== run C ==
// EX
module EX (
    input clk,
    input rst_n,
    input en,
    input stage_ID_EX__EX_regwrite,
    input stage_ID_EX__EX_memtoreg,
    input stage_ID_EX__EX_memread,
    input stage_ID_EX__EX_memwrite,
    input stage_ID_EX__EX_alusrc,
    input [1:0] stage_ID_EX__EX_aluop,
    input stage_ID_EX__EX_regdst,
    input stage_ID_EX__EX_sys_en,
    input [31:0]stage_ID_EX__EX_rs_data,
    input [31:0]stage_ID_EX__EX_rt_data,
    input [4:0]stage_ID_EX__EX_rs_id,
    input [4:0]stage_ID_EX__EX_rt_id,
    input [4:0]stage_ID_EX__EX_rd_id,
    input [31:0]stage_ID_EX__EX_sign_ext,
    input [2:0]stage_ID_EX__EX_funct3,
    input sys__EX_done,
    output reg stage_EX_MEM__MEM_regwrite,
    output reg stage_EX_MEM__MEM_memtoreg,
    output reg stage_EX_MEM__MEM_memread,
    output reg stage_EX_MEM__MEM_memwrite,
    output reg [31:0] stage_EX_MEM__MEM_alures,
    output reg [31:0] stage_EX_MEM__MEM_store_data,
    output reg [4:0]  stage_EX_MEM__MEM_rd_id,
    output EX__HDUbr_regwrite,
    output EX__HDU_memread,
    output [4:0] EX__HDU_HDUbr_rd_id,
    output reg  EX_stall_for_sys,
    input  FU__EX_rs_wb,
    input  FU__EX_rs_mem,
    input  FU__EX_rt_wb,
    input  FU__EX_rt_mem,
    input [31:0]  WB__EX_for_help,
    input [31:0]  MEM__EX_for_help
);
Size in the first run: roughly 1800 cells after synthesis, ~74 flip-flops, roughly 280 I/O pins.
make LEC_CHECK=0 CAP_MARGIN=20 CELL_PAD_IN_SITES_GLOBAL_PLACEMENT=2 CORE_ASPECT_RATIO=0.5 CORE_MARGIN=2 CORE_UTILIZATION=40 CTS_CLUSTER_DIAMETER=204 CTS_CLUSTER_SIZE=51 SLEW_MARGIN=20 TNS_END_PERCENT=40 finish   # period 5.2 ns
run.sh (not shown) runs the stock make flow with config.mk's settings and CLKGATE_MAP_FILE=.
diff inputs: run C => run G
- a deleted CORE_ASPECT_RATIO that had been 0.5
- a deleted CELL_PAD_IN_SITES_GLOBAL_PLACEMENT that had been 2
- a deleted CTS_CLUSTER_DIAMETER that had been 204
- a deleted TNS_END_PERCENT that had been 40
- a change of CORE_UTILIZATION from 40 to 64
- an added ABC_AREA of 1
- a change of CTS_CLUSTER_SIZE from 51 to 100
- a change of the clock period (ns, I/O delays scaled along) from 5.2 to 4.47
Results
- For run G, the dominant non-sequential cell family after synthesis was simple AND/OR/NAND/NOR gates, unlike run C, where it was AND-OR/OR-AND gates.
- Run C → run G: global placement routability congestion increased by about 25% relative to the old numbers; post-synthesis cell count increased by 573 relative to the old numbers; die area decreased by 37% relative to the old numbers; cell total after placement increased by 451 relative to the old numbers.
- Flow for run G halted at global routing, error code GRT-0232.

========
EX again, from the RTL that the note above started with.
make LEC_CHECK=0 ABC_AREA=1 CAP_MARGIN=15 CELL_PAD_IN_SITES_DETAIL_PLACEMENT=2 CELL_PAD_IN_SITES_GLOBAL_PLACEMENT=1 CORE_MARGIN=7 CORE_UTILIZATION=24 CTS_CLUSTER_DIAMETER=24 CTS_CLUSTER_SIZE=36 GPL_TIMING_DRIVEN=1 MAX_ROUTING_LAYER=met4 MIN_ROUTING_LAYER=met2 SETUP_SLACK_MARGIN=1.3 SLEW_MARGIN=0 TNS_END_PERCENT=80 finish   # period 6.33 ns
Edit:
- CAP_MARGIN: 15 -> 20
- CELL_PAD_IN_SITES_DETAIL_PLACEMENT: 2 -> unset
- CELL_PAD_IN_SITES_GLOBAL_PLACEMENT: 1 -> unset
- CORE_MARGIN: 7 -> 3
- CORE_UTILIZATION: 24 -> 40
- CTS_CLUSTER_DIAMETER: 24 -> 270
- CTS_CLUSTER_SIZE: 36 -> unset
- GPL_TIMING_DRIVEN: 1 -> 0
- MIN_ROUTING_LAYER: met2 -> unset
- SETUP_SLACK_MARGIN: 1.3 -> unset
- SLEW_MARGIN: 0 -> 35
- TNS_END_PERCENT: 80 -> unset
- clock period: 6.33 -> 5.2 ns (I/O delays scaled with it)
The new run finished clean.
Critical path depth goes down by 4.
Clock-buffer cell count does not change.
Design area came out lower by roughly a tenth.
Hold slack hardly moves.
Power grows by roughly a tenth.
Routed wire length decreases by about a fifth.
Register-to-register slack got worse by 1100 ps.
Via count fell by a quarter to a third.
Edit:
- ABC_AREA: 1 -> unset
- CORE_MARGIN: 3 -> 2
- CORE_UTILIZATION: 40 -> 66
- CTS_CLUSTER_DIAMETER: 270 -> unset
- GPL_TIMING_DRIVEN: 0 -> unset
- MAX_ROUTING_LAYER: met4 -> unset
- SLEW_MARGIN: 35 -> 20
- clock period: 5.2 -> 4.21 ns (I/O delays scaled with it)
Now the flow ended with an error in 4_1_cts on DPL-0038.
Area after synthesis increases slightly.
Die size is lower by well over a third.
Synthesized cell count falls by a quarter to a third.
Edit:
- ABC_AREA: unset -> 1
- CELL_PAD_IN_SITES_DETAIL_PLACEMENT: unset -> 0
- CORE_UTILIZATION: 66 -> 40
- GPL_TIMING_DRIVEN: unset -> 0
- HOLD_SLACK_MARGIN: unset -> 0.13
- clock period: 4.21 -> 8.66 ns (I/O delays scaled with it)
Now the flow completed without violations; die size grows by 62%; synthesized cell count grows by 32%; area after synthesis shrinks by 0.70%.
Edit:
- ABC_AREA: 1 -> unset
- CELL_PAD_IN_SITES_DETAIL_PLACEMENT: 0 -> unset
- GPL_TIMING_DRIVEN: 0 -> unset
- HOLD_SLACK_MARGIN: 0.13 -> unset
- clock period: 8.66 -> 5.12 ns (I/O delays scaled with it)
Result:
- via count came out lower by 9.0%
- count of clock-buffer cells in the layout came out higher by 2
- clock skew stays flat
- combinational power came out higher by 100%
- non-clock buffer count came out higher by 187
- first-iteration DRC count came out lower by 22%
- setup slack is worse by 1600 ps
- wire length came out higher by 0.42%
- critical path depth came out higher by 7
- synthesized cell count came out lower by 24%
- global-route usage came out lower by 0.65 points
Power is estimated from default activity; no workload was simulated.
